// cnn_accel
module cnn_accel (
    input  logic        clk,
    input  logic        rst,
    input  logic        wr_en,
    input  logic        wr_sel,      
    input  logic [5:0]  wr_addr,
    input  logic [7:0]  wr_data,
    input  logic        start,
    output logic        ready,
    output logic        out_valid,
    output logic [15:0] out_data
);
    typedef enum logic [1:0] {S_IDLE, S_READ, S_CONV, S_POOL} state_t;
    state_t state;
    logic [3:0] k;           
    logic [1:0] s;           
    logic [1:0] py, px;      
    logic [7:0]  pix;
    logic [5:0]  rd_addr;
    logic [71:0] weights;
    logic [7:0]  win [0:8];
    logic [71:0] win_flat;
    logic signed [15:0] conv_out, relu_out;
    logic [15:0] pool_r [0:3];
    logic [15:0] pool_out;
    logic        out_valid_r;
    assign ready = (state == S_IDLE);
    input_buffer #(.DATA_WIDTH(8), .SIZE(64)) u_ibuf (
        .clk(clk), .rst(rst),
        .write_en(wr_en & ~wr_sel & ready),
        .data_in(wr_data),
        .data_out(pix),
        .read_addr(rd_addr),
        .write_addr(wr_addr)
    );
    weight_buffer #(.DATA_WIDTH(8), .SIZE(9)) u_wbuf (
        .clk(clk), .rst(rst),
        .write_en(wr_en & wr_sel & ready),
        .data_in(wr_data),
        .write_addr(wr_addr[3:0]),
        .weights(weights)
    );
    conv2d_core #(.DATA_WIDTH(8)) u_conv (
        .clk(clk), .rst(rst),
        .input_window(win_flat),
        .weights(weights),
        .conv_out(conv_out)
    );
    for (genvar g = 0; g < 9; g++) begin : g_win
        assign win_flat[g*8 +: 8] = win[g];
    end
    relu #(.DATA_WIDTH(16)) u_relu (.in(conv_out), .out(relu_out));
    max_pool #(.DATA_WIDTH(16)) u_pool (
  ...
Size: roughly 5300 cells after synthesis, about 750 flip-flops, roughly 37 I/O pins, about 59000 sq um of cells after synthesis.
clock: 12.5 ns
lec_check: 0
cap_margin: 20
core_margin: 4
core_utilization: 39
place_density_lb_addon: 0.19
slew_margin: 20
run.sh (not shown) runs the stock make flow with config.mk's settings and CLKGATE_MAP_FILE=.
Rerun with:
--- a/flow/config.mk
+++ b/flow/config.mk
@@ -9,3 +9,2 @@
-export CORE_MARGIN = 4
-export CORE_UTILIZATION = 39
-export PLACE_DENSITY_LB_ADDON = 0.19
+export CORE_MARGIN = 2
+export CORE_UTILIZATION = 57
==> flow/constraint.sdc (replaced) <==
create_clock -name core_clock -period 5.2 [get_ports {clk}]
set_input_delay 1.0400 -clock core_clock [delete_from_list [all_inputs] [get_ports {clk}]]
set_output_delay 1.0400 -clock core_clock [all_outputs]
set_load 0.01 [all_outputs]
- With this change the flow finished but failed the layout checks on setup timing
- power is higher to 2.8 times its value
- maximum frequency is higher by 9.3%
- routed wire length is higher by 2.0%
- utilization is higher by 24 points
- worst setup slack is worse by 6.6 ns
- synthesized area does not change
- final cell count is lower by 2.0%
- combinational power is higher to 3.2 times its value
- sequential power is higher by 130%
- via count is higher by 6.8%
Rerun with:
--- a/flow/config.mk
+++ b/flow/config.mk
@@ -10 +10 @@
-export CORE_UTILIZATION = 57
+export CORE_UTILIZATION = 66
==> flow/constraint.sdc (replaced) <==
create_clock -name core_clock -period 12.1 [get_ports {clk}]
set_input_delay 2.4200 -clock core_clock [delete_from_list [all_inputs] [get_ports {clk}]]
set_output_delay 2.4200 -clock core_clock [all_outputs]
set_load 0.01 [all_outputs]
Outcome: This time the run finished clean; fmax went down by 8.1%; clock-buffer cell count drops by 4; combinational power fell by 67%.

========
The RTL this note starts from:
==> flow/design.v <==
module input_buffer #(parameter DATA_WIDTH = 8, parameter SIZE = 64)(
    input logic clk,
    input logic rst,
    input logic write_en,
    input logic [DATA_WIDTH-1:0] data_in,
    output logic [DATA_WIDTH-1:0] data_out,
    input logic [$clog2(SIZE)-1:0] read_addr,
    input logic [$clog2(SIZE)-1:0] write_addr
);
    logic [DATA_WIDTH-1:0] buffer [0:SIZE-1];
    always_ff @(posedge clk or posedge rst) begin
        if (rst)
            for (int i = 0; i < SIZE; i++) buffer[i] <= 0;
        else if (write_en)
            buffer[write_addr] <= data_in;
    end
    assign data_out = buffer[read_addr];
endmodule
module weight_buffer #(parameter DATA_WIDTH = 8, parameter SIZE = 9)(
    input logic clk,
    input logic rst,
    input logic write_en,
    input logic [DATA_WIDTH-1:0] data_in,
    input logic [$clog2(SIZE)-1:0] write_addr,
    output logic [SIZE*DATA_WIDTH-1:0] weights
);
    logic [DATA_WIDTH-1:0] buffer [0:SIZE-1];
    always_ff @(posedge clk or posedge rst) begin
        if (rst)
            for (int i = 0; i < SIZE; i++) buffer[i] <= 0;
        else if (write_en)
            buffer[write_addr] <= data_in;
    end
    for (genvar g = 0; g < SIZE; g++) begin : g_out
        assign weights[g*DATA_WIDTH +: DATA_WIDTH] = buffer[g];
    end
endmodule
module conv2d_core #(parameter DATA_WIDTH = 8)(
    input logic clk,
    input logic rst,
    input logic [9*DATA_WIDTH-1:0] input_window,
    input logic [9*DATA_WIDTH-1:0] weights,
    output logic signed [2*DATA_WIDTH-1:0] conv_out
);
    logic signed [2*DATA_WIDTH-1:0] acc, acc_next;
    always_comb begin
        acc_next = 0;
        for (int i = 0; i < 9; i++) begin
            acc_next += $signed(input_window[i*DATA_WIDTH +: DATA_WIDTH]) * $signed(weights[i*DATA_WIDTH +: DATA_WIDTH]);
        end
    end
    always_ff @(posedge clk or posedge rst) begin
        if (rst)
            acc <= 0;
        else
            acc <= acc_next;
    end
    assign conv_out = acc;
endmodule
module relu #(parameter DATA_WIDTH = 16)(
    input logic signed [DATA_WIDTH-1:0] in,
    output logic signed [DATA_WIDTH-1:0] out
);
    assign out = (in > 0) ? in : 0;
endmodule
module max_pool #(parameter DATA_WIDTH = 8)(
    input logic [DATA_WIDTH-1:0] in0, in1, in2, in3,
    output logic [DATA_WIDTH-1:0] out
);
    assign out = (in0 > in1) ? (in0 > in2 ? (in0 > in3 ? in0 : in3) : (in2 > in3 ? in2 : in3)) :
                              (in1 > in2 ? (in1 > in3 ? in1 : in3) : (in2 > in3 ? in2 : in3));
endmodule
module cnn_accel (
    input  logic        clk,
    input  logic        rst,
    input  logic        wr_en,
    input  logic        wr_sel,      
    input  logic [5:0]  wr_addr,
    input  logic [7:0]  wr_data,
    input  logic        start,
    output logic        ready,
    output logic        out_valid,
    output logic [15:0] out_data
);
    typedef enum logic [1:0] {S_IDLE, S_READ, S_CONV, S_POOL} state_t;
    state_t state;
    logic [3:0] k;           
    logic [1:0] s;           
    logic [1:0] py, px;      
    logic [7:0]  pix;
    logic [5:0]  rd_addr;
    logic [71:0] weights;
    logic [7:0]  win [0:8];
    logic [71:0] win_flat;
    logic signed [15:0] conv_out, relu_out;
    logic [15:0] pool_r [0:3];
    logic [15:0] pool_out;
    logic        out_valid_r;
    assign ready = (state == S_IDLE);
    input_buffer #(.DATA_WIDTH(8), .SIZE(64)) u_ibuf (
        .clk(clk), .rst(rst),
        .write_en(wr_en & ~wr_sel & ready),
        .data_in(wr_data),
        .data_out(pix),
        .read_addr(rd_addr),
        .write_addr(wr_addr)
    );
    weight_buffer #(.DATA_WIDTH(8), .SIZE(9)) u_wbuf (
        .clk(clk), .rst(rst),
        .write_en(wr_en & wr_sel & ready),
        .data_in(wr_data),
        .write_addr(wr_addr[3:0]),
        .weights(weights)
    );
    conv2d_core #(.DATA_WIDTH(8)) u_conv (
        .clk(clk), .rst(rst),
        .input_window(win_flat),
        .weights(weights),
        .conv_out(conv_out)
    );
    for (genvar g = 0; g < 9; g++) begin : g_win
        assign win_flat[g*8 +: 8] = win[g];
    end
    relu #(.DATA_WIDTH(16)) u_relu (.in(conv_out), .out(relu_out));
    max_pool #(.DATA_WIDTH(16)) u_pool (
        .in0(pool_r[0]), .in1(pool_r[1]), .in2(pool_r[2]), .in3(pool_r[3]),
        .out(pool_out)
    );
    logic [1:0] ky, kx;
    always_comb begin
        case (k)
            4'd0: begin ky = 2'd0; kx = 2'd0; end
            4'd1: begin ky = 2'd0; kx = 2'd1; end
            4'd2: begin ky = 2'd0; kx = 2'd2; end
            4'd3: begin ky = 2'd1; kx = 2'd0; end
            4'd4: begin ky = 2'd1; kx = 2'd1; end
            4'd5: begin ky = 2'd1; kx = 2'd2; end
            4'd6: begin ky = 2'd2; kx = 2'd0; end
            4'd7: begin ky = 2'd2; kx = 2'd1; end
            default: begin ky = 2'd2; kx = 2'd2; end
        endcase
    end
    logic [2:0] row, col;
    assign row = {py, 1'b0} + {2'b00, s[1]} + {1'b0, ky};
    assign col = {px, 1'b0} + {2'b00, s[0]} + {1'b0, kx};
    assign rd_addr = {row, col};
    always_ff @(posedge clk or posedge rst) begin
        if (rst) begin
            state       <= S_IDLE;
            k           <= 4'd0;
            s           <= 2'd0;
            py          <= 2'd0;
            px          <= 2'd0;
            out_valid_r <= 1'b0;
            for (int i = 0; i < 9; i++) win[i] <= 8'd0;
            for (int i = 0; i < 4; i++) pool_r[i] <= 16'd0;
        end else begin
            out_valid_r <= 1'b0;
            case (state)
                S_IDLE: begin
                    if (start) begin
                        state <= S_READ;
                        k  <= 4'd0;
                        s  <= 2'd0;
                        py <= 2'd0;
                        px <= 2'd0;
                    end
                end
                S_READ: begin
                    win[k] <= pix;
                    if (k == 4'd8) state <= S_CONV;
                    else k <= k + 4'd1;
                end
                S_CONV: begin
                    state <= S_POOL;
                end
                S_POOL: begin
                    pool_r[s] <= relu_out;
                    k <= 4'd0;
                    if (s == 2'd3) begin
                        out_valid_r <= 1'b1;
                        s <= 2'd0;
                        if (px == 2'd2) begin
                            px <= 2'd0;
                            if (py == 2'd2) begin
                                py <= 2'd0;
                                state <= S_IDLE;
                            end else begin
                                py <= py + 2'd1;
                                state <= S_READ;
                            end
                        end else begin
                            px <= px + 2'd1;
                            state <= S_READ;
                        end
                    end else begin
                        s <= s + 2'd1;
                        state <= S_READ;
                    end
                end
                default: state <= S_IDLE;
            endcase
        end
    end
    assign out_valid = out_valid_r;
    assign out_data  = pool_out;
endmodule
make LEC_CHECK=0 CAP_MARGIN=25 CORE_MARGIN=3 CORE_UTILIZATION=39 GPL_ROUTABILITY_DRIVEN=0 GPL_TIMING_DRIVEN=1 MAX_ROUTING_LAYER=met4 MIN_ROUTING_LAYER=met1 PLACE_DENSITY=0.72 SLEW_MARGIN=15 TNS_END_PERCENT=65 finish   # period 6.95 ns
The starting point ran to the end with violations: setup timing.
Rerun with:
Settings changed: CAP_MARGIN 25 to 20, CORE_MARGIN 3 to 2, CORE_UTILIZATION 39 to 40, GPL_ROUTABILITY_DRIVEN 0 to default, GPL_TIMING_DRIVEN 1 to default, MAX_ROUTING_LAYER met4 to default, MIN_ROUTING_LAYER met1 to default, PLACE_DENSITY 0.72 to default, SLEW_MARGIN 15 to 20, TNS_END_PERCENT 65 to default.
Clock period 6.95 ns to 10.0 ns, I/O delays scaled along.
Effect: The new run finished clean; design area is lower by a few percent; total power is lower by well over a third; die area is lower by a few percent; clock-buffer cell count is higher by 4; via count is lower by a few percent; setup slack improved by 2.5 ns; synthesized area stays the same; critical path depth is lower by 2.
Rerun with:
Clock period 10.0 ns to 8.27 ns, I/O delays scaled along.
=> Area after synthesis stays the same. Count of clock-buffer cells in the layout goes up by 20. Wire length climbs slightly.
Rerun with:
Settings changed: CAP_MARGIN 20 to 5, GPL_ROUTABILITY_DRIVEN from default to 0.
Clock period 8.27 ns to 10.0 ns, I/O delays scaled along.
Result: The new run went through all stages and came out clean; worst hold slack stays flat; clock-buffer cell count went down by 8; non-clock buffer count is lower by 20; wire length falls slightly; die area stays the same; flip-flop count stays the same; clock skew shrinks by 0.0095 ns; core utilization goes down by 0.20 points; first-iteration DRC count rises by a few percent; maximum frequency decreases by a few percent; design area drops slightly.
Rerun with:
Settings changed: CAP_MARGIN 5 to 20, GPL_ROUTABILITY_DRIVEN 0 to default.
Clock period 10.0 ns to 12.2 ns, I/O delays scaled along.
After rerunning: The changed run finished clean; routed wire length is about the same; first-iteration DRC count grows by 1.5%; sequential share of layout area hardly moves; via count barely changes; clock-buffer cell count grows by 4; non-clock buffer count shrinks by 3; worst hold slack gets worse by 0.010 ns; final area barely changes; setup slack gets better by 2.2 ns; global-route usage stays flat.
Rerun with:
Settings changed: ABC_AREA from default to 1, CORE_UTILIZATION 40 to 66.
Clock period 12.2 ns to 5.64 ns, I/O delays scaled along.
Effect: The changed run finished but fails on setup timing. Setup slack got worse by 5.8 ns. First-iteration DRC count goes up by about 90%. Sequential share of layout area goes down by 1.5 points. Clock skew is about the same. Final area goes up by about 6%. Maximum frequency goes up by about 10%. Core utilization goes up by 31 points. Non-clock buffer count goes up by 402. Global-route usage goes up by 19 points. Sequential cell count stays the same. Via count goes up by about 27%.

========
// cnn_accel: RTL as listed in full above, without the edits since
export LEC_CHECK = 0
export CAP_MARGIN = 20
export CORE_MARGIN = 2
export CORE_UTILIZATION = 72
export PLACE_DENSITY = 0.66
export SLEW_MARGIN = 20
create_clock -name core_clock -period 7.12 [get_ports {clk}]
The starting point produced a layout that fails on max-capacitance violations, max-slew violations, negative setup slack.
Then changed:
--- a/flow/config.mk
+++ b/flow/config.mk
@@ -10,3 +10,5 @@
 export CORE_UTILIZATION = 72
-export PLACE_DENSITY = 0.66
+export CTS_CLUSTER_SIZE = 10
+export PLACE_DENSITY = 0.38
 export SLEW_MARGIN = 20
+export TNS_END_PERCENT = 5
==> flow/constraint.sdc (replaced) <==
create_clock -name core_clock -period 5.94 [get_ports {clk}]
set_input_delay 1.1880 -clock core_clock [delete_from_list [all_inputs] [get_ports {clk}]]
set_output_delay 1.1880 -clock core_clock [all_outputs]
set_load 0.01 [all_outputs]
After rerunning: The changed run finished but failed the layout checks on negative setup slack; via count hardly moves; total power climbs by 18%; critical path depth rises by 9; worst hold slack loses 0.0046 ns; count of clock-buffer cells in the layout goes down by 4; sequential power grows by 19%; non-clock buffer count went up by 16; worst setup slack degrades by 1.3 ns; maximum frequency came out lower by 2.1%; sequential share of layout area rose by 0.10 points; clock skew went up by 0.0059 ns.
Then changed:
--- a/flow/config.mk
+++ b/flow/config.mk
@@ -9,6 +9,3 @@
 export CORE_MARGIN = 2
-export CORE_UTILIZATION = 72
-export CTS_CLUSTER_SIZE = 10
-export PLACE_DENSITY = 0.38
+export CORE_UTILIZATION = 37
 export SLEW_MARGIN = 20
-export TNS_END_PERCENT = 5
==> flow/constraint.sdc (replaced) <==
create_clock -name core_clock -period 8.27 [get_ports {clk}]
set_input_delay 1.6540 -clock core_clock [delete_from_list [all_inputs] [get_ports {clk}]]
set_output_delay 1.6540 -clock core_clock [all_outputs]
set_load 0.01 [all_outputs]
This time the run produced a clean layout.
Wire length rises by 2.9%.
Maximum frequency drops by 2.5%.
Final cell count grows by 10%.
Clock skew climbs by 0.038 ns.
Worst hold slack improves by 0.012 ns.

========
Q:
Starts from the design.v that is shown in full above.
clock: 10.0 ns
lec_check: 0
abc_area: 1
cap_margin: 20
cell_pad_in_sites_global_placement: 2
core_aspect_ratio: 1.18
core_margin: 2
core_utilization: 40
cts_cluster_diameter: 313
gpl_timing_driven: 0
max_routing_layer: met4
place_density_lb_addon: 0.28
slew_margin: 35
Relative to Q, the following input files were edited for R:
Settings: SLEW_MARGIN now 20, was 35; CORE_UTILIZATION now 8, was 40; CTS_CLUSTER_DIAMETER no longer set, was 313; MAX_ROUTING_LAYER no longer set, was met4; ABC_AREA no longer set, was 1; GPL_TIMING_DRIVEN no longer set, was 0; CELL_PAD_IN_SITES_GLOBAL_PLACEMENT no longer set, was 2; PLACE_DENSITY_LB_ADDON no longer set, was 0.28; CORE_ASPECT_RATIO no longer set, was 1.18; the clock period (ns, I/O delays scaled along) now 12.1, was 10.0.
## What came out
Internal power contribution ended up 4.2% lower on R than on Q. On power after layout, R does worse than Q. Route | R vs Q | wire shorter in R. Looking only at worst hold margin, and setting everything else aside, the lower value of Q and R goes to Q. Compared R vs Q, and worst slew margin relative to its limit is down in R. Relative to Q, the standby leakage power of R is lower by 13%. Fraction of standard cell area in multi-input logic, Q and R: higher on Q. Number of non-clock buffers: R vs Q down 305.
No activity file was given, so power comes from the tool's default toggle rates.
